// usb_top_level
module usb_top_level(
    input logic clk,
    input logic n_rst,
    input logic hsel,
    input logic [3:0] haddr,
    input logic [1:0] htrans,
    input logic  [1:0] hsize,
    input logic hwrite,
    input logic [31:0] hwdata,
    output logic [31:0] hrdata,
    output logic hresp,
    output logic hready,
    output logic d_mode,
    input logic d_plus_in,
    input logic d_minus_in,
    output logic d_plus_out,
    output logic d_minus_out,
    output logic [6:0] buffer_occupancy,
    output logic get_rx_data,
    output logic [3:0] tx_packet,
    output logic tx_transfer_active
);
logic [3:0] rx_packet;
logic rx_data_ready;
logic rx_transfer_active;
logic rx_error;
logic store_rx_packet_data;
logic [7:0] rx_packet_data;
logic flush;
logic [7:0] rx_data;
logic store_tx_data;
logic [7:0] tx_data;
logic clear;
logic tx_error;
logic get_tx_packet_data;
logic [7:0] tx_packet_data;
ahb_slave AHB_SLAVE(
    .clk(clk),
    .n_rst(n_rst),
    .hsel(hsel),
  ...
==> flow/config.mk <==
export PLATFORM = sky130hd
export DESIGN_NAME = usb_top_level
export DESIGN_NICKNAME = usb_top_level
export VERILOG_FILES = /design/flow/design.v
export SDC_FILE = /design/flow/constraint.sdc
export NUM_CORES = 4
export LEC_CHECK = 0
export CAP_MARGIN = 0
export CORE_MARGIN = 2
export CORE_UTILIZATION = 66
export HOLD_SLACK_MARGIN = 0.29
export SETUP_SLACK_MARGIN = 0.1
export SLEW_MARGIN = 20
==> flow/constraint.sdc <==
create_clock -name core_clock -period 3.7 [get_ports {clk}]
set_input_delay 0.7400 -clock core_clock [delete_from_list [all_inputs] [get_ports {clk}]]
set_output_delay 0.7400 -clock core_clock [all_outputs]
set_load 0.01 [all_outputs]
run.sh (not shown) runs the stock make flow with config.mk's settings and CLKGATE_MAP_FILE=.
The baseline finished but fails on negative setup slack.
Rerun with:
--- a/flow/config.mk
+++ b/flow/config.mk
@@ -10 +10,3 @@
-export CORE_UTILIZATION = 66
+export CORE_UTILIZATION = 70
+export CTS_CLUSTER_DIAMETER = 377
+export CTS_CLUSTER_SIZE = 21
After rerunning:
- The new run finished but failed the layout checks on negative setup slack
- utilization rises by 1.1 points
- worst setup slack is better by 100 ps
- final area falls by 4.8%
- global-route usage rises by 1.4 points
- area after synthesis stays the same
- critical path depth falls by 3
Rerun with:
--- a/flow/config.mk
+++ b/flow/config.mk
@@ -8 +8 @@
-export CAP_MARGIN = 0
+export CAP_MARGIN = 20
@@ -10,5 +10 @@
-export CORE_UTILIZATION = 70
-export CTS_CLUSTER_DIAMETER = 377
-export CTS_CLUSTER_SIZE = 21
-export HOLD_SLACK_MARGIN = 0.29
-export SETUP_SLACK_MARGIN = 0.1
+export CORE_UTILIZATION = 45
==> flow/constraint.sdc (replaced) <==
create_clock -name core_clock -period 10.0 [get_ports {clk}]
set_input_delay 2.0000 -clock core_clock [delete_from_list [all_inputs] [get_ports {clk}]]
set_output_delay 2.0000 -clock core_clock [all_outputs]
set_load 0.01 [all_outputs]
Result:
- Now the flow finished clean
- cell area went down by 1.2%
- global-route usage drops by 22 points
- cell count increases by 3.3%
- die area increases by about 55%
- worst setup slack gets better by 3600 ps
- combinational power decreases by 71%
Rerun with:
--- a/flow/config.mk
+++ b/flow/config.mk
@@ -10 +10 @@
-export CORE_UTILIZATION = 45
+export CORE_UTILIZATION = 44
==> flow/constraint.sdc (replaced) <==
create_clock -name core_clock -period 12.0 [get_ports {clk}]
set_input_delay 2.4000 -clock core_clock [delete_from_list [all_inputs] [get_ports {clk}]]
set_output_delay 2.4000 -clock core_clock [all_outputs]
set_load 0.01 [all_outputs]
Die size rises by a few percent.
Setup slack improved by 1600 ps.
Power falls by about a fifth.
Final area barely changes.
Clock-buffer cell count rises by 2.
Rerun with:
==> flow/constraint.sdc (replaced) <==
create_clock -name core_clock -period 11.3 [get_ports {clk}]
set_input_delay 2.2600 -clock core_clock [delete_from_list [all_inputs] [get_ports {clk}]]
set_output_delay 2.2600 -clock core_clock [all_outputs]
set_load 0.01 [all_outputs]
Result: The changed run completed without violations; via count fell by 0.51%; first-iteration DRC count rose by 1.3%; non-clock buffer count fell by 6; global-route usage fell by 0.11 points; combinational power rose by about 6%; power rose by 8.3%; clock skew hardly moves; routed wire length barely changes; worst setup slack got worse by 690 ps.
Rerun with:
--- a/flow/config.mk
+++ b/flow/config.mk
@@ -10 +10 @@
-export CORE_UTILIZATION = 44
+export CORE_UTILIZATION = 57
==> flow/constraint.sdc (replaced) <==
create_clock -name core_clock -period 4.52 [get_ports {clk}]
set_input_delay 0.9040 -clock core_clock [delete_from_list [all_inputs] [get_ports {clk}]]
set_output_delay 0.9040 -clock core_clock [all_outputs]
set_load 0.01 [all_outputs]
The new run finished with timing, DRC and antenna clean; worst setup slack degrades by 4100 ps; core utilization grows by 16 points; area after synthesis stays the same; clock power grows by 140%; power grows to 2.5 times its value; wire length grows by 2.6%; clock-buffer cell count shrinks by 19; non-clock buffer count grows by 177; cell area grows by 2.0%.
Power and IR drop assume default switching activity.
